$ cat run.sh
#!/bin/bash
# the make line also repeats each setting of config.mk as NAME=value (left out here)
make -C /OpenROAD-flow-scripts/flow DESIGN_CONFIG=/design/flow/config.mk WORK_HOME=/design/flow/orfs CLKGATE_MAP_FILE= finish
$ cat config.mk
export PLATFORM = sky130hd
export DESIGN_NAME = top_coldstorage
export DESIGN_NICKNAME = top_coldstorage
export VERILOG_FILES = /design/flow/design.v
export SDC_FILE = /design/flow/constraint.sdc
export NUM_CORES = 4
export LEC_CHECK = 0
export CAP_MARGIN = 20
export CORE_MARGIN = 2
export CORE_UTILIZATION = 70
export CTS_CLUSTER_DIAMETER = 219
export SETUP_SLACK_MARGIN = 2.23
export SLEW_MARGIN = 20
$ cat constraint.sdc
create_clock -name core_clock -period 7.52 [get_ports {clk}]
set_input_delay 1.5040 -clock core_clock [delete_from_list [all_inputs] [get_ports {clk}]]
set_output_delay 1.5040 -clock core_clock [all_outputs]
set_load 0.01 [all_outputs]
$ cat design.v
module dht11_reader (
  input rst_n,           
  input wire en,         
  input wire clk,        
  output reg [7:0] humidity,
  output reg [7:0] temperature,
  output wire data_ready
);
  reg [31:0] counter;    
  assign data_ready = 1'b0;
  always @(posedge clk or negedge rst_n) begin
    if (!rst_n) begin
      humidity <= 8'h28;
      temperature <= 8'h21;
      counter <= 0;
    end else if (en) begin
      counter <= counter + 1;
      if (counter >= 3_000_000) begin  
        counter <= 0;
        if (temperature < 35) begin
          temperature <= temperature + 1;
        end else begin
          temperature <= 30;
        end
        if (humidity < 45) begin
          humidity <= humidity + 1;
        end else begin
          humidity <= 40;
        end
      end
    end
  end
endmodule
module uart_tx(
  input  wire clk,               
  input  wire rst_n,             
  input  wire tx_start,          
  input  wire [7:0] tx_data,     
  output reg tx,                 
  output reg tx_done,            
  output reg tx_busy             
);
  parameter CLK_FREQ = 1_000_000;  
  parameter BAUD_RATE = 9600;
  localparam BIT_PERIOD = CLK_FREQ / BAUD_RATE;  
  reg [3:0] bit_index;      
  reg [15:0] clk_count;     
  reg [9:0] tx_shift_reg;   
  always @(posedge clk or negedge rst_n) begin
    if (!rst_n) begin
      tx <= 1;           
      tx_busy <= 0;
      bit_index <= 0;
      clk_count <= 0;
      tx_done <= 0;
    end else begin
      if (tx_start && !tx_busy) begin
        tx_shift_reg <= {1'b1, tx_data, 1'b0};  
        tx_busy <= 1'b1;
        bit_index <= 0;
        clk_count <= 0;
        tx_done <= 0;
      end
      if (tx_busy) begin
        if (clk_count < BIT_PERIOD - 1) begin
          clk_count <= clk_count + 1;
        end else begin
          clk_count <= 0;
          tx <= tx_shift_reg[bit_index];  
          bit_index <= bit_index + 1;
          if (bit_index == 9) begin
            tx_busy <= 1'b0;  
            tx_done <= 1;
          end
        end
      end
    end
  end
endmodule
module uart_rx (
  input wire clk,              
  input wire rst_n,            
  input wire rx,               
  output reg [7:0] data_out,   
  output reg rx_busy,          
  output reg done              
);
  parameter CLK_FREQ = 1_000_000;                  
  parameter BAUD_RATE = 9600;
  localparam BIT_PERIOD = CLK_FREQ / BAUD_RATE;    
  reg [9:0] rx_shift_reg;    
  reg [3:0] bit_index;       
  reg [15:0] clk_count;      
  always @(posedge clk or negedge rst_n) begin
    if (!rst_n) begin
      rx_busy <= 0;
      clk_count <= 0;
      bit_index <= 0;
      done <= 1'b0;  
    end else begin
      if (!rx_busy && !rx) begin
        rx_busy <= 1'b1;
        done <= 1'b0;
        clk_count <= BIT_PERIOD / 2;  
        bit_index <= 0;
      end
      if (rx_busy) begin
        if (clk_count < BIT_PERIOD - 1) begin
          clk_count <= clk_count + 1;
        end else begin
          clk_count <= 0;
          rx_shift_reg[bit_index] <= rx;  
          bit_index <= bit_index + 1;
          if (bit_index == 9) begin
            if (rx == 1'b1) begin  
              rx_busy <= 1'b0;
              done <= 1'b1;  
              data_out <= rx_shift_reg[8:1];  
            end else begin
              rx_busy <= 1'b0;  
              done <= 1'b0;
            end
          end
        end
      end else begin
        if (done) begin
          done <= 1'b0;  
        end
      end
    end
  end
endmodule
module uart_string(
  input wire clk_1Mhz,
  input wire rst_n,
  input wire [7: 0] temperature, 
  input wire [7: 0] humidity, 
  input wire rx,
  output wire tx,
  input wire en_tx,
  output reg tx_msg_done,
  input wire fan_state,
  input wire hum_state,
  output reg [7:0] chr_cmd,
  output reg [7:0] chr_val0,
  output reg [7:0] chr_val1,
  output reg       rx_msg_done   
);
  localparam SEND_INTERVAL = 1_000_000;  
  localparam IDLE = 2'b00, LOAD = 2'b01, TRANSMIT = 2'b10, DONE = 2'b11;
  wire tx_done, rx_done;
  reg [3:0] tx_index;   
  reg [7:0] tx_data;
  reg send_start;
  reg [31:0] timer_count;  
  wire tx_busy;
  reg [7:0] tx_msg [0:8];  
  reg [1:0] TX_STATE;
  always @(posedge clk_1Mhz or negedge rst_n) begin
    if (!rst_n) begin
      tx_msg[0] <= 8'h53;  
      tx_msg[1] <= 8'h3A;  
      tx_msg[2] <= 8'h30;  
      tx_msg[3] <= 8'h30;  
      tx_msg[4] <= 8'h30;  
      tx_msg[5] <= 8'h30;  
      tx_msg[6] <= 8'h30;  
      tx_msg[7] <= 8'h30;  
      tx_msg[8] <= 8'h2F;  
      tx_msg_done <= 1'b0;
      tx_index <= 0;
      send_start <= 1'b0;
      timer_count <= 0;
      TX_STATE <= IDLE;
    end else if (en_tx) begin
      case (TX_STATE)
        IDLE: begin
          tx_msg_done <= 1'b0;  
          if (!tx_busy) begin
            if (timer_count == SEND_INTERVAL) begin
              timer_count <= 0;
              TX_STATE <= LOAD;
            end else begin
              timer_count <= timer_count + 1;
            end
          end
        end
        LOAD: begin
          if (tx_index == 0) begin
            tx_msg[2] <= temperature / 10 + 8'h30;
            tx_msg[3] <= temperature % 10 + 8'h30;
            tx_msg[4] <= humidity / 10 + 8'h30;
            tx_msg[5] <= humidity % 10 + 8'h30;
            tx_msg[6] <= fan_state ? 8'h31 : 8'h30;  
            tx_msg[7] <= hum_state ? 8'h31 : 8'h30;  
          end
          tx_data <= tx_msg[tx_index];  
          send_start <= 1'b1;           
          TX_STATE <= TRANSMIT;
        end
        TRANSMIT: begin
          if (tx_done) begin
            send_start <= 1'b0;         
            if (tx_index < 8) begin
              tx_index <= tx_index + 1;
              TX_STATE <= LOAD;        
            end else begin
              tx_index <= 0;
              TX_STATE <= DONE;        
            end
          end
        end
        DONE: begin
          tx_msg_done <= 1'b1;          
          TX_STATE <= IDLE;            
        end
      endcase
    end
  end
  wire [7:0] rx_data;
  wire rx_busy;
  reg [5:0] RX_STATE;
  always @(posedge clk_1Mhz or negedge rst_n) begin
    if (!rst_n) begin
      RX_STATE <= 0;       
      rx_msg_done <= 1'b0;    
    end else if (!rx_busy && rx_done) begin
      case (RX_STATE)
        0: begin
          if (rx_data == 8'h41 || rx_data == 8'h42 || rx_data == 8'h43
              || rx_data == 8'h44 || rx_data == 8'h4C) begin
            RX_STATE <= 1;
            chr_cmd <= rx_data;
            rx_msg_done <= 1'b0;
          end else begin
            RX_STATE <= 0;  
          end
        end
        1: begin
          if ((rx_data >= 8'h30 && rx_data <= 8'h39) || rx_data == 8'h2D) begin  
            RX_STATE <= 2;
            chr_val0 <= rx_data;
          end
        end
        2: begin
          if (rx_data == 8'h3A) begin  
            RX_STATE <= 3;
          end
        end
        3: begin
          if (rx_data >= 8'h30 && rx_data <= 8'h39) begin  
            RX_STATE <= 4;
            chr_val1 <= rx_data;
          end
        end
        4: begin
          if (rx_data == 8'h0A || rx_data == 8'h2A || rx_data == 8'h2F) begin
            rx_msg_done <= 1'b1;
            RX_STATE <= 0;
          end
        end
      endcase
    end
    else if (rx_busy && !rx_done) begin
      rx_msg_done <= 1'b0;
    end
  end
  uart_tx uart_tx_inst(
    .clk(clk_1Mhz),
    .rst_n(rst_n),
    .tx_start(send_start),
    .tx_data(tx_data),
    .tx(tx),
    .tx_busy(tx_busy),
    .tx_done(tx_done)
  );
  uart_rx uart_rx_inst (
    .clk(clk_1Mhz),
    .rst_n(rst_n),
    .rx(rx),
    .data_out(rx_data),
    .rx_busy(rx_busy),
    .done(rx_done)
  );
endmodule
module i2c_writeframe(
    input       clk_1MHz,                
    input       rst_n,                   
    input       en_write,                
    input       start_frame,             
    input       stop_frame,              
    input [7:0] data,                    
    input       sda_in,                  
    output      sda_oe,                  
    output reg  scl,                     
    output      done,                    
    output reg  sda_en                   
);
    localparam  DELAY       = 10;        
    reg [20:0]  cnt;                     
    reg         cnt_clr;                 
    localparam  WaitEn      = 0,         
                PreStart    = 1,         
                Start       = 2,         
                AfterStart  = 3,         
                PreWrite    = 4,         
                WriteLow    = 5,         
                WriteHigh   = 6,         
                WriteDone   = 7,         
                WaitAck     = 8,         
                Ack1        = 9,         
                Ack2        = 10,        
                AckDone     = 11,        
                PreStop     = 12,        
                Stop        = 13,        
                Done        = 14;        
    reg [3:0]   state, next_state;
    reg [3:0]   bit_cnt;                 
    wire [2:0]  bit_idx = bit_cnt - 1'b1;    
    reg         sda_out;                 
    assign sda_oe = sda_en & ~sda_out;
    always @(posedge clk_1MHz, negedge rst_n) begin
        if (!rst_n)
            cnt <= 21'd0;
        else if (cnt_clr)
            cnt <= 21'd0;
        else
            cnt <= cnt + 1'b1;
    end
    always @(posedge clk_1MHz, negedge rst_n) begin
        if (!rst_n)
            state <= WaitEn;
        else
            state <= next_state;
    end
    always @(*) begin
        if (!rst_n)
            next_state = WaitEn;             
        else begin
            case (state)
                WaitEn:     next_state = en_write ? (start_frame ? PreStart : PreWrite) : WaitEn;
                PreStart:   next_state = (cnt == DELAY) ? Start : PreStart;
                Start:      next_state = (cnt == DELAY) ? AfterStart : Start;
                AfterStart: next_state = (cnt == DELAY) ? WriteLow : AfterStart;
                PreWrite:   next_state = (cnt == DELAY) ? WriteLow : PreWrite;
                WriteLow:   next_state = (cnt == DELAY) ? WriteHigh : WriteLow;
                WriteHigh:  next_state = (cnt == DELAY && bit_cnt == 4'd8) ? WriteDone : ((cnt == DELAY) ? WriteLow : WriteHigh);
                WriteDone:  next_state = (cnt == DELAY) ? WaitAck : WriteDone;
                WaitAck:    next_state = (sda_in == 1'b0) ? Ack1 : WaitAck;
                Ack1:       next_state = (cnt == DELAY) ? Ack2 : Ack1;
                Ack2:       next_state = (cnt == DELAY) ? AckDone : Ack2;
                AckDone:    next_state = (cnt == DELAY) ? (stop_frame ? PreStop : Done) : AckDone;
                PreStop:    next_state = (cnt == DELAY) ? Stop : PreStop;
                Stop:       next_state = (cnt == DELAY) ? Done : Stop;
                Done:       next_state = WaitEn;
                default:    next_state = WaitEn;
            endcase
        end
    end   
    always @(posedge clk_1MHz, negedge rst_n) begin
        if (!rst_n) begin                    
            sda_en  <= 1'b1;
            sda_out <= 1'b1;
            scl     <= 1'b1;
            cnt_clr <= 1'b1;
        end else begin
            case (state)
                WaitEn: begin
                    sda_en  <= 1'b1;         
                    cnt_clr <= 1'b1;         
                end
                PreStart: begin
                    sda_out <= 1'b1;                                 
                    scl     <= 1'b1;        
                    cnt_clr <= (cnt == DELAY-1) ? 1'b1 : 1'b0;       
                end
                Start: begin
                    sda_out <= 1'b0;                                 
                    cnt_clr <= (cnt == DELAY-1) ? 1'b1 : 1'b0;       
                end
                AfterStart: begin
                    scl     <= 1'b0;                                 
                    cnt_clr <= (cnt == DELAY-1) ? 1'b1 : 1'b0;       
                end
                PreWrite: begin
                    cnt_clr <= (cnt == DELAY-1) ? 1'b1 : 1'b0;       
                end
                WriteLow: begin
                    scl     <= 1'b0;                                 
                    sda_out <= data[3'd7-bit_idx];                   
                    cnt_clr <= (cnt == DELAY-1) ? 1'b1 : 1'b0;       
                end
                WriteHigh: begin
                    scl     <= 1'b1;                                 
                    cnt_clr <= (cnt == DELAY-1) ? 1'b1 : 1'b0;       
                end
                WriteDone: begin
                    scl     <= 1'b0;                                 
                    sda_en  <= 1'b0;                                 
                    cnt_clr <= (cnt == DELAY-1) ? 1'b1 : 1'b0;       
                end
                WaitAck: begin
                    cnt_clr <= 1'b1;                                 
                end
                Ack1: begin
                    scl     <= 1'b1;                                 
                    cnt_clr <= (cnt == DELAY-1) ? 1'b1 : 1'b0;       
                end
                Ack2: begin
                    scl     <= 1'b0;                                 
                    cnt_clr <= (cnt == DELAY-1) ? 1'b1 : 1'b0;       
                end
                AckDone: begin      
                    cnt_clr <= (cnt == DELAY-1) ? 1'b1 : 1'b0;       
                end
                PreStop: begin
                    scl     <= 1'b1;                                 
                    cnt_clr <= (cnt == DELAY-1) ? 1'b1 : 1'b0;       
                end   
                Stop: begin
                    sda_en  <= 1'b1;                                 
                    sda_out <= 1'b1;                                 
                    cnt_clr <= (cnt == DELAY-1) ? 1'b1 : 1'b0;       
                end
                Done: begin
                    cnt_clr <= 1'b1;                                 
                end
            endcase
        end
    end
    always @(posedge clk_1MHz, negedge rst_n) begin
        if (!rst_n)
            bit_cnt <= 4'd0;
        else begin
            case (state)
                WriteLow:   bit_cnt <= (cnt == 1'b0) ? bit_cnt + 1'b1 : bit_cnt;     
                WaitEn:     bit_cnt <= 4'd0;
                Done:       bit_cnt <= 4'd0;
                default:    bit_cnt <= bit_cnt;
            endcase
        end
    end
    assign done = (state == Done);
endmodule
module lcd_write_cmd_data(
    input       clk_1MHz,                    
    input       rst_n,                       
    input [7:0] data,                        
    input       cmd_data,                    
    input       ena,                         
    input [6:0] i2c_addr,                    
    input       sda_in,                      
    output      sda_oe,                      
    output      scl,                         
    output      done,                        
    output      sda_en
);
    localparam  DELAY               = 50;    
    reg [20:0]  cnt;                         
    reg         cnt_clr;                     
    localparam  WaitEn              = 0,     
                Write_Addr          = 1,     
                Wait_AddrDone       = 2,     
                Write_HighNibble1   = 3,     
                Wait_High1Done      = 4,     
                Delay_CMD1          = 5,     
                Write_HighNibble2   = 6,     
                Wait_High2Done      = 7,     
                Write_LowNibble1    = 8,     
                Wait_Low1Done       = 9,     
                Delay_CMD2          = 10,    
                Write_LowNibble2    = 11,    
                Wait_Low2Done       = 12,    
                Done                = 13;    
    reg [3:0]   state, next_state;
    reg         en_write;                    
    wire        en_i2cwrite = en_write;
    wire        i2c_done;                    
    reg [7:0]   i2c_data;                    
    reg         start_frame;                 
    reg         stop_frame;                  
    always @(posedge clk_1MHz, negedge rst_n) begin
        if (!rst_n)
            cnt <= 21'd0;
        else if (cnt_clr)
            cnt <= 21'd0;
        else
            cnt <= cnt + 1'b1;
    end
    always @(posedge clk_1MHz, negedge rst_n) begin
        if (!rst_n)
            state <= WaitEn;
        else
            state <= next_state;
    end
    always @(*) begin
        if (!rst_n)
            next_state = WaitEn;                 
        else begin
            case (state)
                WaitEn:             next_state = ena ? Write_Addr : WaitEn;
                Write_Addr:         next_state = Wait_AddrDone;
                Wait_AddrDone:      next_state = i2c_done ? Write_HighNibble1 : Wait_AddrDone;
                Write_HighNibble1:  next_state = Wait_High1Done;
                Wait_High1Done:     next_state = i2c_done ? Delay_CMD1 : Wait_High1Done;
                Delay_CMD1:         next_state = (cnt == DELAY) ? Write_HighNibble2 : Delay_CMD1;
                Write_HighNibble2:  next_state = Wait_High2Done;
                Wait_High2Done:     next_state = i2c_done ? Write_LowNibble1 : Wait_High2Done;
                Write_LowNibble1:   next_state = Wait_Low1Done;
                Wait_Low1Done:      next_state = i2c_done ? Delay_CMD2 : Wait_Low1Done;
                Delay_CMD2:         next_state = (cnt == DELAY) ? Write_LowNibble2 : Delay_CMD2;
                Write_LowNibble2:   next_state = Wait_Low2Done;
                Wait_Low2Done:      next_state = i2c_done ? Done : Wait_Low2Done;
                Done:               next_state = WaitEn;
                default:            next_state = WaitEn;
            endcase
        end
    end
    always @(posedge clk_1MHz, negedge rst_n) begin
        if (!rst_n) begin                    
            i2c_data <= 8'd0;
            en_write <= 1'b0;
            cnt_clr  <= 1'b1;
        end else begin
            case (state)
                WaitEn: begin
                    i2c_data    <= 8'd0;
                    en_write    <= 1'b0;
                    cnt_clr     <= 1'b1;
                end
                Write_Addr: begin
                    start_frame <= 1'b1;                 
                    stop_frame  <= 1'b0;
                    i2c_data    <= {i2c_addr, 1'b0};     
                    en_write    <= 1'b1;                 
                end
                Wait_AddrDone: begin
                    en_write    <= 1'b0;                 
                end
                Write_HighNibble1: begin
                    start_frame <= 1'b0;
                    stop_frame  <= 1'b0;
                    i2c_data    <= (data & 8'hF0) | 8'h0C | cmd_data;
                    en_write    <= 1'b1;                 
                end
                Wait_High1Done: begin
                    en_write    <= 1'b0;                 
                end
                Delay_CMD1: begin
                    cnt_clr     <= 1'b0;                 
                end
                Write_HighNibble2: begin
                    start_frame <= 1'b0;
                    stop_frame  <= 1'b0;
                    i2c_data    <= ((data & 8'hF0) | 8'h0C | cmd_data) & 8'hFB;
                    en_write    <= 1'b1;                 
                    cnt_clr     <= 1'b1;                 
                end
                Wait_High2Done: begin
                    en_write    <= 1'b0;                 
                end
                Write_LowNibble1: begin              
                    start_frame <= 1'b0;
                    stop_frame  <= 1'b0;
                    i2c_data    <= ((data & 8'h0F) << 4) | 8'h0C | cmd_data;
                    en_write    <= 1'b1;                
                end
                Wait_Low1Done: begin
                    en_write    <= 1'b0;                 
                end
                Delay_CMD2: begin
                    cnt_clr     <= 1'b0;                 
                end
                Write_LowNibble2: begin
                    start_frame <= 1'b0;
                    stop_frame  <= 1'b1;                 
                    i2c_data    <= (((data & 8'h0F) << 4) | 8'h0C | cmd_data) & 8'hFB;
                    en_write    <= 1'b1;                 
                    cnt_clr     <= 1'b1;                 
                end
                Wait_Low2Done: begin
                    en_write    <= 1'b0;                 
                end
            endcase
        end
    end
    assign done = (state == Done);
    i2c_writeframe i2c_writframe_inst(
        .clk_1MHz   (clk_1MHz),
        .rst_n      (rst_n),
        .en_write   (en_i2cwrite),
        .start_frame(start_frame),
        .stop_frame (stop_frame),
        .data       (i2c_data),
        .sda_in     (sda_in),
        .sda_oe     (sda_oe),
        .scl        (scl),
        .done       (i2c_done),
        .sda_en     (sda_en)
    );
endmodule
module lcd_display(
    input           clk_1MHz,                
    input           rst_n,                   
    input           ena,                     
    input           done_write,              
    input  [127:0]  row1,                    
    input  [127:0]  row2,                    
    output reg[7:0] data,                    
    output          cmd_data,                
    output reg      ena_write,               
    output          busy                     
);
    localparam  DELAY           = 50;        
    localparam  WaitEn          = 0,
                Write           = 1,
                WaitWrite       = 2,
                WaitDelay       = 3,
                Done            = 4;
    reg [2:0]   state, next_state;          
    reg [20:0]  cnt;                         
    reg         cnt_clr;                     
    wire [7:0]  cmd_data_array [0:39];
    assign cmd_data_array[0]    = 8'h02;     
    assign cmd_data_array[1]    = 8'h28;     
    assign cmd_data_array[2]    = 8'h0C;     
    assign cmd_data_array[3]    = 8'h06;     
    assign cmd_data_array[4]    = 8'h01;     
    assign cmd_data_array[5]    = 8'h80;     
    assign cmd_data_array[22]   = 8'hC0;     
    assign cmd_data_array[39]   = 8'h00;     
    generate
        genvar i;
        for (i = 1; i < 17; i=i+1) begin: for_name
            assign cmd_data_array[22-i] = row1[(i*8)-1:i*8-8];       
            assign cmd_data_array[39-i] = row2[(i*8)-1:i*8-8];       
        end
    endgenerate
    reg [5:0]   ptr;                         
    assign cmd_data = (ptr <= 6'd6 || ptr == 6'd23) ? 1'b0 : 1'b1;   
    assign busy = ~(state == WaitEn);
    always @(posedge clk_1MHz, negedge rst_n) begin
        if (!rst_n)
            cnt <= 21'd0;
        else if (cnt_clr)
            cnt <= 21'd0;
        else 
            cnt <= cnt + 1'b1;
    end
    always @(posedge clk_1MHz, negedge rst_n) begin
        if (!rst_n)
            state <= WaitEn;
        else
            state <= next_state;
    end
    always @(*) begin
        if (!rst_n)
            next_state = WaitEn;
        else begin
            case (state)
                WaitEn:     next_state = ena ? Write : WaitEn;
                Write:      next_state = WaitWrite;
                WaitWrite:  next_state = done_write ? WaitDelay : WaitWrite;
                WaitDelay:  next_state = (ptr == 6'd39) ? Done : ((cnt == DELAY) ? Write : WaitDelay);
                Done:       next_state = WaitEn;
                default:    next_state = WaitEn;
            endcase
        end
    end
    always @(posedge clk_1MHz, negedge rst_n) begin
        if (!rst_n) begin
            cnt_clr    <= 1'b1;
            ena_write  <= 1'b0;            
        end else begin
            case (state)
                WaitEn: begin
                    cnt_clr    <= 1'b1;                  
                    ena_write  <= 1'b0;                  
                end
                Write: begin
                    cnt_clr    <= 1'b1;                  
                    data       <= cmd_data_array[ptr];   
                    ena_write  <= 1'b1;                  
                end
                WaitWrite: begin
                    ena_write  <= 1'b0;                  
                end
                WaitDelay: begin
                    cnt_clr    <= 1'b0;
                end
            endcase
        end
    end
    always @(posedge clk_1MHz, negedge rst_n) begin
        if (!rst_n)
            ptr <= 6'd0;
        else if (state == WaitEn)
            ptr <= 6'd0;
        else if (state == Write)
            ptr <= ptr + 1'b1;
        else
            ptr <= ptr;
    end
endmodule
module lcd_16x2(
  input           clk_1MHz,
  input           rst_n,
  input           lcd_ena,
  input [127:0]   row1,
  input [127:0]   row2,
  output          busy,
  output          scl,
  input           sda_in,
  output          sda_oe,
  output          lcd_done
);
  localparam      i2c_addr = 7'h27;
  wire [7:0]      data;
  wire            cmd_data;
  wire            ena_write;
  lcd_display lcd_display_inst(
    .clk_1MHz           (clk_1MHz),
    .rst_n              (rst_n),
    .ena                (lcd_ena),
    .done_write         (lcd_done),
    .row1               (row1),
    .row2               (row2),
    .data               (data),
    .cmd_data           (cmd_data),
    .ena_write          (ena_write),
    .busy               (busy)
  );
  lcd_write_cmd_data lcd_write_cmd_data_inst(
    .clk_1MHz           (clk_1MHz),
    .rst_n              (rst_n),
    .data               (data),
    .cmd_data           (cmd_data),
    .ena                (ena_write),
    .i2c_addr           (i2c_addr),
    .sda_in             (sda_in),
    .sda_oe             (sda_oe),
    .scl                (scl),
    .done               (lcd_done)
  );
endmodule
module logic_controller(
  input   wire            clk,        
  input   wire            rst_n,
  input   wire  [7: 0]    temperature,
  input   wire  [7: 0]    humidity,
  output  reg             dht_en,
  input   wire            dht_data_ready,
  input   wire  [7:0]     chr_cmd,
  input   wire  [7:0]     chr_val0,
  input   wire  [7:0]     chr_val1,
  input   wire            rx_msg_done,
  input   wire            tx_msg_done,
  output  reg             en_tx,
  output  reg             lcd_en,    
  input   wire            lcd_done,  
  output  reg   [127:0]   lcd_row1,  
  output  reg   [127:0]   lcd_row2,  
  output  reg             led_fan,       
  output  reg             led_hum       
);
  localparam INTERVAL = 500_000;  
  integer interval_counter;
  reg [6:0] max_temp, min_temp, min_hum, max_hum;  
  reg [7:0] temp_tens, temp_units, humi_tens, humi_units;
  reg tick;  
  reg rx_msg_done_reg;
  always @(posedge clk or negedge rst_n) begin
    if (!rst_n) begin
      tick <= 1'b0;
      rx_msg_done_reg <= 1'b0;
      interval_counter <= 0;
      en_tx <= 1'b0;
      temp_tens <= 8'h00;
      temp_units <= 8'h00;
      humi_tens <= 8'h00;
      humi_units <= 8'h00;
      max_temp <= 34;  
      min_temp <= 1;  
      min_hum <= 42;  
      max_hum <= 63;  
      dht_en <= 1'b0;
      lcd_row1 <= "  Cold Storage  ";
      lcd_row2 <= "     Welcome    ";
      lcd_en <= 1'b1;
      led_fan <= 1'b0;
      led_hum <= 1'b0;
    end else begin
      if (lcd_done && lcd_en) begin
        lcd_en <= 1'b0;
      end
      if (interval_counter == INTERVAL) begin
        interval_counter <= 0;
        tick <= ~tick;
        if (tick) begin
          if (!dht_en) begin
            dht_en <= 1'b1;
          end
          en_tx <= 1'b1;
          update_leds();
          update_lcd();
        end else begin
          dht_en <= 1'b0;
        end
      end else begin
        interval_counter <= interval_counter + 1;
      end
      if (rx_msg_done && !rx_msg_done_reg) begin
        rx_msg_done_reg <= 1'b1;
        update_settings();
        if (chr_cmd != 8'h4C) begin  
          update_leds();
        end
      end else if (!rx_msg_done) begin
        rx_msg_done_reg <= 1'b0;
      end
      if (dht_en && dht_data_ready) begin
        dht_en <= 1'b0;
      end
      if (en_tx && tx_msg_done) begin
        en_tx <= 1'b0;
      end
    end
  end
  task update_settings;
    begin
      if (chr_cmd == 8'h4C) begin  
        led_fan <= (chr_val0 == 8'h31);  
        led_hum <= (chr_val1 == 8'h31);  
      end else if (chr_cmd == 8'h41) begin  
        if (chr_val0 == 8'h2D) begin  
          max_temp <= -1 * ((chr_val1 - 8'h30) * 10);
        end else begin
          max_temp <= ((chr_val0 - 8'h30) * 10) + (chr_val1 - 8'h30);
        end
      end else if (chr_cmd == 8'h42) begin  
        if (chr_val0 == 8'h2D) begin  
          min_temp <= -1 * ((chr_val1 - 8'h30) * 10);
        end else begin
          min_temp <= ((chr_val0 - 8'h30) * 10) + (chr_val1 - 8'h30);
        end
      end else if (chr_cmd == 8'h43) begin  
        if (chr_val0 == 8'h2D) begin  
          max_hum <= -1 * ((chr_val1 - 8'h30) * 10);
        end else begin
          max_hum <= ((chr_val0 - 8'h30) * 10) + (chr_val1 - 8'h30);
        end
      end else if (chr_cmd == 8'h44) begin  
        if (chr_val0 == 8'h2D) begin  
          min_hum <= -1 * ((chr_val1 - 8'h30) * 10);
        end else begin
          min_hum <= ((chr_val0 - 8'h30) * 10) + (chr_val1 - 8'h30);
        end
      end
      uart_rx_to_lcd();
    end
  endtask
  task update_leds;
    begin
      if (temperature > max_temp) begin
        led_fan <= 1'b1;  
      end else if (temperature < min_temp) begin
        led_fan <= 1'b0;  
      end else begin
        led_fan <= 1'b0;  
      end
      if (humidity < max_hum) begin
        led_hum <= 1'b1;  
      end else if (humidity > min_hum) begin
        led_hum <= 1'b0;  
      end else begin
        led_hum <= 1'b0;  
      end
    end
  endtask
  task update_lcd;
    begin
      temp_tens <= (temperature / 10) + 8'h30;   
      temp_units <= (temperature % 10) + 8'h30;  
      humi_tens <= (humidity / 10) + 8'h30;    
      humi_units <= (humidity % 10) + 8'h30;   
      if (temperature < 10) begin
        lcd_row1 <= { "Temp: 0", temp_units, " C      " };  
      end else begin
        lcd_row1 <= { "Temp: ", temp_tens, temp_units, " C      " };  
      end
      if (humidity < 10) begin
        lcd_row2 <= { "Humi: 0", humi_units, "%       " };   
      end else begin
        lcd_row2 <= { "Humi: ", humi_tens, humi_units, "%       " };   
      end
      lcd_en <= 1'b1;
    end
  endtask
  task uart_rx_to_lcd;
    begin
      lcd_row1 <= {"RX: ", chr_cmd, chr_val0, chr_val1, "         "};
      lcd_row2 <= {"Tem:", temp_tens, temp_units, "C Hum:", humi_tens, humi_units, "% "};
      interval_counter <= 0;  
      lcd_en <= 1'b1;
    end
  endtask
endmodule
module top_coldstorage(
  input         clk,           
  input         rst_n,         
  output        led_fan,       
  output        led_hum,       
  input         sda_lcd_in,
  output        sda_lcd_oe,
  output        scl_lcd,
  input         rx,
  output        tx
);
  wire clk_1MHz = clk;
  wire [127:0] lcd_row1, lcd_row2;
  wire lcd_en, lcd_done;
  wire [7:0] temperature, humidity;
  wire dht_en, dht_data_ready;
  wire [7:0] chr_cmd, chr_val0, chr_val1;
  wire rx_msg_done, en_tx, tx_msg_done;
  logic_controller logic_controller_inst(
    .clk(clk_1MHz),
    .rst_n(rst_n),
    .temperature(temperature),
    .humidity(humidity),
    .dht_en(dht_en),
    .dht_data_ready(dht_data_ready),
    .chr_cmd(chr_cmd),
    .chr_val0(chr_val0),
    .chr_val1(chr_val1),
    .en_tx(en_tx),
    .rx_msg_done(rx_msg_done),
    .tx_msg_done(tx_msg_done),
    .lcd_en(lcd_en),
    .lcd_done(lcd_done),
    .lcd_row1(lcd_row1),
    .lcd_row2(lcd_row2),
    .led_fan(led_fan),
    .led_hum(led_hum)
  );
  dht11_reader dht11_reader_inst(
    .clk(clk_1MHz),
    .rst_n(rst_n),
    .en(dht_en),
    .temperature(temperature),
    .humidity(humidity),
    .data_ready(dht_data_ready)
  );
  uart_string uart_string_inst(
    .clk_1Mhz(clk_1MHz),
    .rst_n(rst_n),
    .temperature(temperature),
    .humidity(humidity),
    .en_tx(en_tx),
    .tx_msg_done(tx_msg_done),
    .tx(tx),
    .rx(rx),
    .fan_state(led_fan),
    .hum_state(led_hum),
    .chr_cmd(chr_cmd),
    .chr_val0(chr_val0),
    .chr_val1(chr_val1),
    .rx_msg_done(rx_msg_done)
  );
  lcd_16x2 lcd_16x2_inst(
    .clk_1MHz(clk_1MHz),
    .rst_n(rst_n),
    .lcd_ena(lcd_en),
    .row1(lcd_row1),
    .row2(lcd_row2),
    .lcd_done(lcd_done),
    .sda_in(sda_lcd_in),
    .sda_oe(sda_lcd_oe),
    .scl(scl_lcd)
  );  
endmodule
==> flow_summary.json, run 1 <==
{
  "status": "finished clean",
  "synth.ff_latch_count": 524,
  "place_area_sq_um": 27600,
  "die-area_sq_um": 40500,
  "compound_area_frac": 0.149,
  "num_antenna_cells": 0,
  "slowest_delay_ns": 0.75,
  "grt_pass1_wl_mm": 108,
  "htreeDepth": 2,
  "hold_class": "register to register",
  "gr-usage-all-layers": 0.323,
  "synth.area.top_cells": "dfrtp_1 (36%), edfxtp_1 (7.3%), dfstp_2 (6.0%)",
  "syn_avg_cell_area_sq_um": 9.37,
  "crit_end": "logic_controller_inst.temp_units[6]",
  "synth.distinct_cells": 103,
  "fin_crit_ns": 4.98,
  "cts.reportedPaths.clkPinSlew_ns": 0.06,
  "gr-total-overflow": 0,
  "drc": 0,
  "p_int_uw": 4590,
  "synth-main-ff-cell": "dfrtp_1",
  "drt-wirelength-per-cell_um": 18.8,
  "end_kind": "register",
  "cts.sinks": 524,
  "critical_path.top_delay_family": "simple AND/OR/NAND/NOR gates",
  "grt_pass1_vias": 21217,
  "first_pass_iters": 7,
  "ys_sh_mux": 0.0134,
  "cts_root_buf": "clkbuf_16",
  "hp-start": "uart_string_inst.tx_data[4]",
  "pg_clk_uw": 2730,
  "finish.instance_area_sq_um": 29500,
  "ff_latch_area_sq_um": 13500,
  "clkLatencyLatePin_ns": 0.61,
  "cp_data_required_time_ns": 7.98,
  "edf_count": 66,
  "yosys_warnings": 9,
  "power.leakage_uw": 0.0126,
  "yosys-stat-cells": 2909,
  "hold_viol_final": 0,
  "async_flop_share": 0.874,
  "period_used_share": 0.663,
  "min_to": "uart_string_inst.uart_tx_inst.tx_shift_reg[5]",
  "fp_util": 0.707,
  "io_pins": 9,
  "fillCellCount": 2668,
  "top_power_group": "sequential cells",
  "slew_viol_final": 0,
  "netSwitchingFraction": 0.228,
  "port_buffers": 8,
  "yosysTopAreaCell": "dfrtp_1",
  "ys_seq_frac": 0.496,
  "dp_slack_ns": 2.26,
  "setup_violations": 0,
  "crit_path_start_kind": "register",
  "crit_buf_inv": 0,
  "maxSlewHeadroom": 0.268,
  "final-comb-area_sq_um": 12800,
  "synth_top_area_share": 0.364,
  "vias": 21666,
  "fp-row-count": 72,
  "cp_num_cells": 17,
  "simple_gate_share": 0.208,
  "vias_per_cell": 6.33,
  "most_common_cell": "nand2_1",
  "power_frac_seq": 0.498,
  "r2r_slack_ns": 2.54,
  "worstPathCellList": "ha_1, or2_1, ha_1, and4bb_1, a21oi_4, a2111oi_4, o22ai_2, and4b_1, o21a_1, or4b_1, nor3_4, nor2_1, nor2_1, ha_1, xnor2_1, xnor2_1, o21ai_0",
  "pwr-share-comb": 0.042,
  "cpMaxStageDelayCell": "dfstp_4",
  "pg_seq_uw": 2960,
  "setup_ws_ns": 2.54,
  "cts_buffers": 54,
  "final_nets": 2952,
  "cts_buffer_depth": 3,
  "worstPathMaxFanout": 22,
  "floorplan.nets": 3002,
  "top_cells_by_count": "nand2_1 (404), dfrtp_1 (396), nor2_1 (322), o21ai_0 (213), a21oi_1 (149)",
  "cts_tree": "built",
  "path_class": "register to register",
  "hold_depth": 0,
  "clkPwrFrac": 0.460,
  "ant_nets": 0,
  "ys_chip_area_sq_um": 27300,
  "ff2ff_path_depth": 17,
  "totalNegativeSetupSlack_ns": 0,
  "ys_top_logic_family": "simple AND/OR/NAND/NOR gates",
  "globalplace.congestion": 0.929,
  "dp.final_hpwl_mm": 42.8,
  "timing.fmax_mhz": 201,
  "die_h_um": 201,
  "critPathLaunch": "dht11_reader_inst.temperature[5]",
  "die_w_um": 201,
  "netlist_area_sq_um": 27300,
  "area_growth_pct": 8.38,
  "openroad.warnings": 61,
  "peakVddDrop_mv": 0.310,
  "grt_max_degree": 180,
  "skew_ns": 0.0270,
  "rr_endpoint": "logic_controller_inst.temp_units[6]",
  "totalWireLength_mm": 64.3,
  "synth_cells": 2909,
  "initialDrtViolationCount": 1902,
  "p_switching_uw": 1350,
  "crit_top_cell": "ha_1",
  "power_density_nw_per_um2": 201,
  "synth-xor-area-share": 0.0526,
  "powerComb_uw": 251,
  "rsz0062_at_grt": "true",
  "arrival_ns": 5.44,
  "adder_share": 0.0437,
  "core_sq_um": 38600,
  "maxCapViolations": 0,
  "worst_pin_slew_ns": 1.10,
  "antenna_found_initial": 0,
  "regToRegStartpoint": "dht11_reader_inst.temperature[5]"
}
routing by layer:
layer | track usage | part of all wire
met1 | 0.456 | 0.44
met2 | 0.515 | 0.47
met3 | 0.0544 | 0.064
met4 | 0.108 | 0.030
met5 | 0 | 0
timing repair:
action                                  4_1_cts  5_1_grt
endpoints found under the hold margin         0        0
gates resized                                 0       14
hold buffers                                  0        0
endpoints found under the setup margin        0        7
setup buffers                                 0        5
cell type report:
cell class                      count  share of cell area
Clock buffer                       75              0.0526
Clock inverter                     27             0.00923
Inverter                          114              0.0145
Multi-Input combinational cell   2130               0.433
Sequential cell                   524               0.458
Tap cell                          518              0.0219
Timing Repair Buffer               35              0.0102
through the flow:
stage | utilization | hold WS (ns) | std cells | power (uW)
CTS | 0.763 | 0.429 | 3418 | 5980
floorplan | - | 0.400 | 2909 | 3150
global route | 0.766 | 0.449 | 3423 | 6140
detailed placement | 0.716 | 0.412 | 3316 | 3260
global placement | 0.716 | 0.405 | 3315 | 3240
finish | 0.766 | 0.426 | 3423 | 5940
==> run 2, diff against run 1 <==
Settings changed: CAP_MARGIN 20 to 5, CORE_MARGIN 2 to 3, CORE_UTILIZATION 70 to 36, CTS_CLUSTER_DIAMETER 219 to 203, GPL_ROUTABILITY_DRIVEN from default to 0, MAX_ROUTING_LAYER from default to met5, PLACE_DENSITY_LB_ADDON from default to 0.29, SETUP_SLACK_MARGIN 2.23 to default, TNS_END_PERCENT from default to 80.
Clock period 7.52 ns to 8.51 ns, I/O delays scaled along.
==> run 2 against run 1 <==
Against the previous run:
- fmax is 5.0% lower
- first-iteration DRC count decreased by 15%
- die area is 95% higher
- clock power up 3%
- wire length about the same
- sequential share of layout area is 1.3 points lower
- synthesized area unchanged
- cell count grew 13%
- largest power group is now the clock network
==> flow_summary.json, run 2 <==
{
  "hp-start": "uart_string_inst.tx_data[2]",
  "cts_buffer_depth": 3,
  "cts.reportedPaths.clkPinSlew_ns": 0.06,
  "arrival_ns": 5.73,
  "power_frac_seq": 0.463,
  "ys_sh_mux": 0.0134,
  "finish.instance_area_sq_um": 30400,
  "ant_nets": 0,
  "cpMaxStageDelayCell": "or4b_1",
  "die_w_um": 281,
  "die-area_sq_um": 79000,
  "crit_buf_inv": 1,
  "power_density_nw_per_um2": 186,
  "cts_hold_buf": 0,
  "final-comb-area_sq_um": 12800,
  "port_buffers": 8,
  "p_switching_uw": 1260,
  "slowest_delay_ns": 0.68,
  "antenna_found_initial": 1,
  "hold_class": "register to register",
  "peakVddDrop_mv": 0.168,
  "rsz0062_at_grt": "false",
  "synth.ff_latch_count": 524,
  "netSwitchingFraction": 0.223,
  "fp_util": 0.365,
  "r2r_slack_ns": 3.26,
  "setup_ws_ns": 3.26,
  "totalNegativeSetupSlack_ns": 0,
  "openroad.warnings": 60,
  "edf_count": 66,
  "crit_top_cell": "ha_1",
  "adder_share": 0.0437,
  "final_nets": 2956,
  "ys_chip_area_sq_um": 27300,
  "yosys_warnings": 9,
  "maxCapViolations": 0,
  "cts_buffers": 60,
  "worstPathMaxFanout": 17,
  "end_kind": "register",
  "ys_seq_frac": 0.496,
  "vias": 20721,
  "clkLatencyLatePin_ns": 0.62,
  "dp.final_hpwl_mm": 42.5,
  "fin_crit_ns": 5.25,
  "ff_latch_area_sq_um": 13500,
  "area_growth_pct": 11.5,
  "cts-resized-gates": 0,
  "top_power_group": "the clock network",
  "postCtsSetupBuffers": 0,
  "cp_num_cells": 18,
  "initialDrtViolationCount": 1615,
  "fillCellCount": 7246,
  "critical_path.top_delay_family": "simple AND/OR/NAND/NOR gates",
  "slew_viol_final": 0,
  "most_common_cell": "nand2_1",
  "floorplan.nets": 3002,
  "yosys-stat-cells": 2909,
  "crit_end": "logic_controller_inst.temp_units[6]",
  "setup_violations": 0,
  "min_to": "uart_string_inst.uart_tx_inst.tx_shift_reg[3]",
  "vias_per_cell": 5.33,
  "power.leakage_uw": 0.0127,
  "grt_pass1_vias": 19934,
  "synth.distinct_cells": 103,
  "die_h_um": 281,
  "dp_slack_ns": 3.28,
  "hold_depth": 0,
  "synth-main-ff-cell": "dfrtp_1",
  "drc": 0,
  "timing.fmax_mhz": 191,
  "drt-wirelength-per-cell_um": 16.6,
  "async_flop_share": 0.874,
  "p_total_uw": 5650,
  "num_antenna_cells": 0,
  "clkPwrFrac": 0.498,
  "maxSlewHeadroom": 0.353,
  "pg_seq_uw": 2610,
  "top_cells_by_count": "nand2_1 (404), dfrtp_1 (396), nor2_1 (322), o21ai_0 (213), a21oi_1 (149)",
  "synth-xor-area-share": 0.0526,
  "yosysTopAreaCell": "dfrtp_1",
  "cp_data_required_time_ns": 8.99,
  "worst_pin_slew_ns": 0.971,
  "worstPathCellList": "inv_2, ha_1, or2_1, ha_1, and4bb_1, a21oi_2, a21oi_1, mux2i_1, o2111ai_2, o21a_1, or4b_1, nor3_4, nor2_1, nor2_1, ha_1, xnor2_1, xnor2_1, o21ai_0",
  "pg_clk_uw": 2810,
  "whs_ns": 0.418,
  "grt_pass1_wl_mm": 107,
  "first_pass_iters": 7,
  "compound_area_frac": 0.149,
  "htreeDepth": 2,
  "simple_gate_share": 0.208,
  "status": "finished clean",
  "regToRegStartpoint": "dht11_reader_inst.temperature[6]",
  "totalWireLength_mm": 64.3,
  "synth_top_area_share": 0.364,
  "gr-total-overflow": 0,
  "hold_viol_final": 0,
  "powerComb_uw": 218,
  "syn_avg_cell_area_sq_um": 9.37,
  "p_int_uw": 4390,
  "cts.sinks": 524,
  "gr-usage-all-layers": 0.163,
  "pwr-share-comb": 0.039,
  "cts_tree": "built",
  "synth.area.top_cells": "dfrtp_1 (36%), edfxtp_1 (7.3%), dfstp_2 (6.0%)",
  "cts_root_buf": "clkbuf_16",
  "fp-row-count": 100,
  "ff2ff_path_depth": 18,
  "io_pins": 9,
  "synth_cells": 2909,
  "place_area_sq_um": 28200,
  "rr_endpoint": "logic_controller_inst.temp_units[6]",
  "path_class": "register to register",
  "ys_top_logic_family": "simple AND/OR/NAND/NOR gates",
  "netlist_area_sq_um": 27300,
  "critPathLaunch": "dht11_reader_inst.temperature[6]",
  "core_sq_um": 74700,
  "crit_path_start_kind": "register",
  "skew_ns": 0.0174,
  "period_used_share": 0.617,
  "grt_max_degree": 171
}
==> run 2: area by class of cell <==
type	instances	area share
Clock buffer	75	0.0543
Timing Repair Buffer	33	0.00980
Inverter	114	0.0141
Tap cell	969	0.0399
Multi-Input combinational cell	2130	0.420
Clock inverter	39	0.0175
Sequential cell	524	0.445
==> run 2: per-stage QoR <==
stage,util,instances
6_report,0.407,3884
5_1_grt,0.407,3884
4_1_cts,0.407,3884
3_5_place_dp,0.378,3770
3_3_place_gp,0.378,3770
2_1_floorplan,-,2909
==> run 2: layer usage <==
| layer | vias up | routed length, um | global-route usage |
|---|---|---|---|
| met4 | 2 | 1290 | 0.0382 |
| met5 | - | 13 | 0 |
| met1 | 10007 | 31600 | 0.237 |
| li1 | 10180 | - | - |
| met3 | 102 | 2940 | 0.0255 |
| met2 | 430 | 28500 | 0.256 |
==> run 3, diff against run 2 <==
Settings changed: ABC_AREA from default to 1, CAP_MARGIN 5 to 20, CORE_ASPECT_RATIO from default to 0.73, CORE_MARGIN 3 to 2, CORE_UTILIZATION 36 to 72, CTS_CLUSTER_DIAMETER 203 to 216, GPL_TIMING_DRIVEN from default to 1, MAX_ROUTING_LAYER met5 to default, PLACE_DENSITY from default to 0.57, PLACE_DENSITY_LB_ADDON 0.29 to default, TNS_END_PERCENT 80 to default.
Clock period 8.51 ns to 3.42 ns, I/O delays scaled along.
==> run 3 against run 2 <==
Against the previous run:
- the layout now fails its checks (setup timing)
- synthesized cell count up 10%
- global-route usage up 19 points
- cell count up 0.88%
- non-clock buffer count up 138
- design area up 3.4%
- sequential share of layout area down 1.4 points
- setup slack worse by 4.0 ns
- wire length up 15%
- count of clock-buffer cells in the layout down 5
==> flow_summary.json, run 3 <==
{
  "die_h_um": 169,
  "ys_top_logic_family": "simple AND/OR/NAND/NOR gates",
  "timing.fmax_mhz": 243,
  "synth_cells": 3214,
  "hold_class": "register to register",
  "utilization": 0.851,
  "ff2ff_path_depth": 16,
  "critical_path.top_delay_family": "adder cells",
  "rsz0062_at_grt": "true",
  "synth-main-ff-cell": "dfrtp_1",
  "most_common_cell": "inv_1",
  "min_to": "lcd_16x2_inst.lcd_display_inst.cnt_clr",
  "crit_path_start_kind": "register",
  "openroad.warnings": 65,
  "edf_count": 66,
  "gr-usage-all-layers": 0.355,
  "pwr-share-comb": 0.127,
  "yosys-stat-cells": 3214,
  "port_buffers": 8,
  "ant_nets": 0,
  "crit_buf_inv": 2,
  "netSwitchingFraction": 0.273,
  "hp-start": "lcd_16x2_inst.lcd_display_inst.state[4]",
  "grt_max_degree": 140,
  "grt_pass1_wl_mm": 113,
  "slowest_delay_ns": 0.54,
  "synth_top_area_share": 0.367,
  "top_power_group": "sequential cells",
  "die-area_sq_um": 39100,
  "cts.sinks": 524,
  "initialDrtViolationCount": 3090,
  "ff_latch_area_sq_um": 13500,
  "yosysTopAreaCell": "dfrtp_1",
  "io_pins": 9,
  "simple_gate_share": 0.226,
  "syn_avg_cell_area_sq_um": 8.40,
  "cts_tree": "built",
  "totalWireLength_mm": 73.7,
  "p_int_uw": 10800,
  "die_w_um": 231,
  "fp_util": 0.731,
  "fillCellCount": 2061,
  "critPathLaunch": "uart_string_inst.chr_val1[3]",
  "power_density_nw_per_um2": 473,
  "cts_buffer_depth": 3,
  "regToRegStartpoint": "uart_string_inst.chr_val1[3]",
  "cts.reportedPaths.clkPinSlew_ns": 0.07,
  "drc": 0,
  "peakVddDrop_mv": 0.604,
  "dp.final_hpwl_mm": 47.3,
  "area_growth_pct": 16.4,
  "floorplan.nets": 3307,
  "final_nets": 3477,
  "cts_root_buf": "clkbuf_16",
  "cp_data_required_time_ns": 3.88,
  "so_faults": "setup timing",
  "place_area_sq_um": 28600,
  "adder_share": 0.0426,
  "drt-wirelength-per-cell_um": 18.8,
  "antenna_found_initial": 0,
  "worstPathMaxFanout": 2,
  "maxSlewHeadroom": 0.253,
  "synth-xor-area-share": 0.0223,
  "finish.instance_area_sq_um": 31400,
  "clkPwrFrac": 0.393,
  "clkLatencyLatePin_ns": 0.59,
  "power.leakage_uw": 0.0142,
  "num_antenna_cells": 0,
  "power_frac_seq": 0.481,
  "setup_violations": 29,
  "htreeDepth": 2,
  "pg_clk_uw": 5840,
  "arrival_ns": 4.57,
  "core_sq_um": 36900,
  "synth.area.top_cells": "dfrtp_1 (37%), inv_1 (7.8%), edfxtp_1 (7.3%)",
  "first_pass_iters": 14,
  "skew_ns": 0.0279,
  "grt_pass1_vias": 23222,
  "hold_viol_final": 0,
  "gr-total-overflow": 0,
  "synth.distinct_cells": 66,
  "vias": 24399,
  "top_cells_by_count": "inv_1 (561), nand2_1 (518), dfrtp_1 (396), nor2_1 (374), o21ai_0 (200)",
  "period_used_share": 1.20,
  "cts_buffers": 50,
  "ys_sh_mux": 0.00121,
  "vias_per_cell": 6.23,
  "path_class": "register to register",
  "slew_viol_final": 0,
  "synth.ff_latch_count": 524,
  "whs_ns": 0.422,
  "cp_num_cells": 16,
  "hold_depth": 1,
  "worst_pin_slew_ns": 1.12,
  "compound_area_frac": 0.120,
  "fin_crit_ns": 4.11,
  "setup_ws_ns": -0.695,
  "worstPathCellList": "ha_1, ha_2, inv_2, fa_1, inv_2, ha_4, ha_4, fa_2, fa_2, xnor2_2, xor2_1, xnor2_1, a21oi_1, o21ai_1, o21ai_1, mux2_2",
  "crit_end": "logic_controller_inst.max_hum[6]",
  "rr_endpoint": "logic_controller_inst.max_hum[6]",
  "ys_seq_frac": 0.501,
  "maxCapViolations": 0,
  "netlist_area_sq_um": 27000,
  "pg_seq_uw": 7140,
  "end_kind": "register",
  "cpMaxStageDelayCell": "fa_1",
  "p_switching_uw": 4060,
  "powerComb_uw": 1880,
  "fp-row-count": 60,
  "async_flop_share": 0.874,
  "r2r_slack_ns": -0.69,
  "yosys_warnings": 9,
  "ys_chip_area_sq_um": 27000,
  "status": "complete, but fails checks",
  "final-comb-area_sq_um": 11900
}
run 3: through the flow:
step,setup TNS [ns],cells,setup WS (ns),power [uW]
2_1_floorplan,-1.45,3214,-0.484,8330
3_3_place_gp,-1.38,3783,-0.531,8920
3_5_place_dp,-3.68,3783,-0.728,9030
4_1_cts,-2.26,3895,-0.671,14800
5_1_grt,-14.48,3918,-0.855,15400
6_report,-10.06,3918,-0.695,14900
run 3: area by class of cell:
cell class,instances,share of cell area
Sequential cell,524,0.430
Multi-Input combinational cell,2064,0.380
Inverter,573,0.0688
Timing Repair Buffer,171,0.0462
Clock buffer,70,0.0461
Tap cell,496,0.0198
Clock inverter,20,0.00852
run 3: per-layer routing:
metal | part of all wire | GRT usage
met1 | 0.40 | 0.491
met4 | 0.041 | 0.0990
met2 | 0.47 | 0.583
met5 | 0 | 0
met3 | 0.094 | 0.0662
run 3: timing repair:
item | CTS | global route
hold buffers | 1 | 0
gates resized | 55 | 146
hold endpoints to repair | 20 | 0
setup buffers | 21 | 30
pin swaps | 45 | 91
endpoints found under the setup margin | 25 | 44
==> run 4, diff against run 3 <==
Settings changed: ABC_AREA 1 to default, CORE_ASPECT_RATIO 0.73 to default, CORE_UTILIZATION 72 to 65, CTS_CLUSTER_DIAMETER 216 to default, CTS_CLUSTER_SIZE from default to 99, GPL_ROUTABILITY_DRIVEN 0 to default, GPL_TIMING_DRIVEN 1 to default, PLACE_DENSITY 0.57 to 0.37.
Clock period 3.42 ns to 8.11 ns, I/O delays scaled along.
==> run 4 against run 3 <==
Against the previous run:
- now clean on timing, DRC and antenna
- sequential power shrank 62%
- critical path type unchanged
- largest power group unchanged
- non-clock buffer count decreased by 142
- highest routed layer unchanged
- sequential share of layout area rose by 2.7 points
- design area decreased by 5.9%
- die area rose by 12%
- register-to-register slack improved by 3.5 ns
- wire length decreased by 13%
- clock power fell by 55%
- total power shrank 62%
- synthesized cell count decreased by 9.5%
- synthesized area is 0.96% higher
==> flow_summary.json, run 4 <==
{
  "arrival_ns": 5.76,
  "pwr-share-comb": 0.042,
  "die-area_sq_um": 43600,
  "worstPathMaxFanout": 17,
  "yosysTopAreaCell": "dfrtp_1",
  "simple_gate_share": 0.208,
  "adder_share": 0.0437,
  "power_frac_seq": 0.490,
  "setup_violations": 0,
  "synth_cells": 2909,
  "cts_hold_buf": 0,
  "worst_pin_slew_ns": 1.05,
  "fillCellCount": 3147,
  "yosys-stat-cells": 2909,
  "die_w_um": 209,
  "postCtsSetupBuffers": 0,
  "top_cells_by_count": "nand2_1 (404), dfrtp_1 (396), nor2_1 (322), o21ai_0 (213), a21oi_1 (149)",
  "cts-resized-gates": 0,
  "hold_class": "register to register",
  "cts_buffer_depth": 3,
  "slew_viol_final": 0,
  "ys_seq_frac": 0.496,
  "syn_avg_cell_area_sq_um": 9.37,
  "pg_clk_uw": 2620,
  "critical_path.top_delay_family": "simple AND/OR/NAND/NOR gates",
  "synth.ff_latch_count": 524,
  "r2r_slack_ns": 2.82,
  "gr-usage-all-layers": 0.299,
  "clkLatencyLatePin_ns": 0.61,
  "yosys_warnings": 9,
  "peakVddDrop_mv": 0.212,
  "totalWireLength_mm": 64.1,
  "ys_sh_mux": 0.0134,
  "pg_seq_uw": 2740,
  "ys_top_logic_family": "simple AND/OR/NAND/NOR gates",
  "fp_util": 0.654,
  "worstPathCellList": "inv_2, ha_1, or2_1, ha_1, and4bb_1, a21oi_2, nor2_1, o31ai_1, and4b_1, o21a_1, or4b_1, nor3_4, nor2_1, nor2_1, ha_1, xnor2_1, xnor2_1, o21ai_0",
  "cts.sinks": 524,
  "antenna_found_initial": 0,
  "period_used_share": 0.653,
  "status": "finished clean",
  "drc": 0,
  "globalplace.congestion": 0.931,
  "htreeDepth": 2,
  "maxSlewHeadroom": 0.298,
  "cp_num_cells": 18,
  "clkPwrFrac": 0.468,
  "vias_per_cell": 6.24,
  "die_h_um": 209,
  "power_density_nw_per_um2": 189,
  "synth_top_area_share": 0.364,
  "most_common_cell": "nand2_1",
  "gr-total-overflow": 0,
  "fp-row-count": 75,
  "grt_pass1_wl_mm": 107,
  "netlist_area_sq_um": 27300,
  "floorplan.nets": 3002,
  "fin_crit_ns": 5.29,
  "dp.final_hpwl_mm": 43.3,
  "compound_area_frac": 0.149,
  "hold_viol_final": 0,
  "crit_end": "logic_controller_inst.temp_units[6]",
  "area_growth_pct": 8.49,
  "grt_max_degree": 153,
  "hp-start": "uart_string_inst.tx_data[5]",
  "slowest_delay_ns": 0.67,
  "skew_ns": 0.0168,
  "timing.fmax_mhz": 189,
  "final_nets": 2949,
  "crit_path_start_kind": "register",
  "cts_tree": "built",
  "top_power_group": "sequential cells",
  "synth.distinct_cells": 103,
  "rsz0062_at_grt": "false",
  "ff_latch_area_sq_um": 13500,
  "grt_pass1_vias": 20804,
  "powerComb_uw": 235,
  "whs_ns": 0.420,
  "maxCapViolations": 0,
  "io_pins": 9,
  "synth.area.top_cells": "dfrtp_1 (36%), edfxtp_1 (7.3%), dfstp_2 (6.0%)",
  "p_int_uw": 4340,
  "ys_chip_area_sq_um": 27300,
  "cts_buffers": 57,
  "vias": 21488,
  "ant_nets": 0,
  "num_antenna_cells": 0,
  "cp_data_required_time_ns": 8.58,
  "end_kind": "register",
  "ff2ff_path_depth": 18,
  "netSwitchingFraction": 0.224,
  "async_flop_share": 0.874,
  "synth-main-ff-cell": "dfrtp_1",
  "drt-wirelength-per-cell_um": 18.6,
  "final-comb-area_sq_um": 12800,
  "openroad.warnings": 60,
  "initialDrtViolationCount": 2106,
  "crit_buf_inv": 1,
  "core_sq_um": 41700,
  "cts.reportedPaths.clkPinSlew_ns": 0.06,
  "first_pass_iters": 6,
  "min_to": "uart_string_inst.uart_tx_inst.tx_shift_reg[6]",
  "path_class": "register to register",
  "p_switching_uw": 1250,
  "totalNegativeSetupSlack_ns": 0,
  "power.leakage_uw": 0.0126,
  "rr_endpoint": "logic_controller_inst.temp_units[6]",
  "port_buffers": 8,
  "cts_root_buf": "clkbuf_16",
  "cpMaxStageDelayCell": "or4b_1",
  "edf_count": 66,
  "hold_depth": 0,
  "critPathLaunch": "dht11_reader_inst.temperature[6]",
  "regToRegStartpoint": "dht11_reader_inst.temperature[6]",
  "synth-xor-area-share": 0.0526
}
## run 4: metrics by stage
| stage | cell area (sq um) | cells | power [uW] | utilization | worst slack [ns] |
|---|---|---|---|---|---|
| finish | 29600 | 3442 | 5600 | 0.710 | 2.82 |
| global route | 29600 | 3442 | 5790 | 0.710 | 2.41 |
| CTS | 29500 | 3442 | 5630 | 0.709 | 2.85 |
| detailed placement | 27600 | 3336 | 3020 | 0.663 | 2.89 |
| global placement | 27600 | 3335 | 3000 | 0.663 | 2.98 |
| floorplan | 27300 | 2909 | 2930 | - | 3.31 |
## run 4: area by class of cell
type,instances,share of cell area
clock inverter,25,0.00901
inverter,114,0.0145
clock buffer,81,0.0554
tap,539,0.0228
timing repair buffer,29,0.00876
sequential,524,0.457
multi-input combinational,2130,0.432
## run 4: metal layers
metal | global-route usage | up-vias | routed length, um
met5 | 0 | - | 0
met4 | 0.0805 | 0 | 1430
met3 | 0.0478 | 103 | 3800
met2 | 0.474 | 668 | 30100
met1 | 0.433 | 10549 | 28800
li1 | - | 10168 | -
==> run 5, diff against run 4 <==
Settings changed: ABC_AREA from default to 1, CORE_UTILIZATION 65 to 72, CTS_CLUSTER_SIZE 99 to default, SETUP_SLACK_MARGIN from default to -0.29.
Clock period 8.11 ns to 3.26 ns, I/O delays scaled along.
==> run 5 against run 4 <==
Against the previous run:
- the layout now fails its checks (setup timing)
- total power rose to 2.8 times the previous value
- count of clock-buffer cells in the layout is 5 lower
- setup slack got worse by 3.7 ns
- sequential power rose to 2.7 times the previous value
- cell count grew 14%
- via count rose by 12%
- clock power increased by 140%
- sequential share of layout area decreased by 2.7 points
- flip-flop count is the same
- critical endpoint is now logic_controller_inst.max_hum[6]
- largest cell class unchanged
- largest power group unchanged
==> flow_summary.json, run 5 <==
{
  "grt_pass1_vias": 24070,
  "whs_ns": 0.413,
  "worstPathMaxFanout": 2,
  "die_w_um": 198,
  "place_area_sq_um": 28700,
  "hold_viol_final": 0,
  "slowest_delay_ns": 0.55,
  "cts_buffers": 52,
  "regToRegStartpoint": "uart_string_inst.chr_val1[1]",
  "fin_crit_ns": 4.16,
  "synth-xor-area-share": 0.0223,
  "cts_buffer_depth": 3,
  "yosys-stat-cells": 3214,
  "ys_chip_area_sq_um": 27000,
  "finish.instance_area_sq_um": 31500,
  "ys_top_logic_family": "simple AND/OR/NAND/NOR gates",
  "port_buffers": 8,
  "gr-usage-all-layers": 0.371,
  "final_nets": 3504,
  "cts.sinks": 524,
  "synth_top_area_share": 0.367,
  "so_faults": "setup timing",
  "timing.fmax_mhz": 240,
  "maxCapViolations": 0,
  "pg_clk_uw": 6320,
  "adder_share": 0.0426,
  "vias_per_cell": 6.16,
  "fp-row-count": 70,
  "power.leakage_uw": 0.0144,
  "dp.final_hpwl_mm": 48.7,
  "cts_tree": "built",
  "die_h_um": 198,
  "clkLatencyLatePin_ns": 0.62,
  "grt_max_degree": 145,
  "cp_num_cells": 16,
  "ys_sh_mux": 0.00121,
  "initialDrtViolationCount": 2215,
  "power_density_nw_per_um2": 505,
  "openroad.warnings": 63,
  "setup_violations": 34,
  "maxSlewHeadroom": 0.453,
  "simple_gate_share": 0.226,
  "top_cells_by_count": "inv_1 (561), nand2_1 (518), dfrtp_1 (396), nor2_1 (374), o21ai_0 (200)",
  "netlist_area_sq_um": 27000,
  "edf_count": 66,
  "crit_buf_inv": 2,
  "io_pins": 9,
  "core_sq_um": 36800,
  "antenna_found_initial": 0,
  "worst_pin_slew_ns": 0.818,
  "yosys_warnings": 9,
  "fp_util": 0.734,
  "r2r_slack_ns": -0.90,
  "drc": 0,
  "syn_avg_cell_area_sq_um": 8.40,
  "busiest_layer": "met2",
  "floorplan.nets": 3307,
  "area_growth_pct": 16.5,
  "cts.reportedPaths.clkPinSlew_ns": 0.06,
  "slew_viol_final": 0,
  "setup_ws_ns": -0.905,
  "min_to": "logic_controller_inst.rx_msg_done_reg",
  "gr-total-overflow": 0,
  "synth.area.top_cells": "dfrtp_1 (37%), inv_1 (7.8%), edfxtp_1 (7.3%)",
  "top_power_group": "sequential cells",
  "power_frac_seq": 0.473,
  "cp_data_required_time_ns": 3.75,
  "rsz0062_at_grt": "true",
  "critical_path.top_delay_family": "adder cells",
  "hp-start": "uart_string_inst.rx_msg_done",
  "most_common_cell": "inv_1",
  "path_class": "register to register",
  "arrival_ns": 4.66,
  "p_int_uw": 11500,
  "period_used_share": 1.28,
  "rr_endpoint": "logic_controller_inst.max_hum[6]",
  "first_pass_iters": 7,
  "grtUsageMet1": 0.465,
  "status": "complete, but fails checks",
  "clkPwrFrac": 0.398,
  "compound_area_frac": 0.120,
  "cts_root_buf": "clkbuf_16",
  "use_met2": 0.638,
  "dp_slack_ns": -0.922,
  "ys_seq_frac": 0.501,
  "hold_depth": 0,
  "async_flop_share": 0.874,
  "num_antenna_cells": 0,
  "die-area_sq_um": 39100,
  "synth_cells": 3214,
  "synth.distinct_cells": 66,
  "cpMaxStageDelayCell": "fa_1",
  "yosysTopAreaCell": "dfrtp_1",
  "htreeDepth": 2,
  "drt-wirelength-per-cell_um": 18.8,
  "pg_seq_uw": 7510,
  "p_switching_uw": 4400,
  "worstPathCellList": "ha_1, ha_1, inv_2, fa_1, inv_2, ha_4, ha_4, fa_1, fa_2, xnor2_2, xor2_1, xnor2_1, a21oi_1, o21ai_1, o21ai_2, mux2_2",
  "pwr-share-comb": 0.128,
  "crit_path_start_kind": "register",
  "synth-main-ff-cell": "dfrtp_1",
  "critPathLaunch": "uart_string_inst.chr_val1[1]",
  "grt_pass1_wl_mm": 117,
  "ant_nets": 0,
  "hold_class": "register to register",
  "synth.ff_latch_count": 524,
  "ff2ff_path_depth": 16,
  "powerComb_uw": 2040,
  "peakVddDrop_mv": 0.649,
  "globalplace.congestion": 0.969,
  "totalWireLength_mm": 73.9,
  "grtUsageMet3": 0.0603,
  "end_kind": "register",
  "netSwitchingFraction": 0.277,
  "crit_end": "logic_controller_inst.max_hum[6]",
  "vias": 24157,
  "skew_ns": 0.0198
}
[run 5: stage by stage]
step,total power (uW),cells,utilization,TNS (ns)
floorplan,8740,3214,-,-3.23
global placement,9370,3790,0.781,-5.50
detailed placement,9520,3790,0.781,-11.52
CTS,15800,3908,0.838,-8.06
global route,16400,3923,0.855,-15.72
finish,15900,3923,0.855,-8.44
[run 5: repair_timing]
action,4_1_cts,5_1_grt
setup endpoints to repair,22,38
setup buffers,23,21
pin swaps,37,79
hold buffers,1,0
hold endpoints to repair,6,0
gates resized,36,131
[run 5: per-layer routing]
metal  vias to the layer above  part of all wire
li1                      11045                 -
met1                     11636              0.39
met2                      1196              0.50
met3                       280             0.072
met4                         0             0.043
met5                         -                 0
[run 5: cell type report]
| type | count | area [sq um] |
|---|---|---|
| Clock buffer | 76 | 1470 |
| Timing Repair Buffer | 196 | 1590 |
| Fill cell | 1873 | 5330 |
| Multi-Input combinational cell | 2064 | 11800 |
| Tap cell | 468 | 586 |
| Sequential cell | 524 | 13500 |
| Inverter | 573 | 2170 |
| Clock inverter | 22 | 322 |
Power figures rest on the tool's default switching activity, not on a simulated workload.
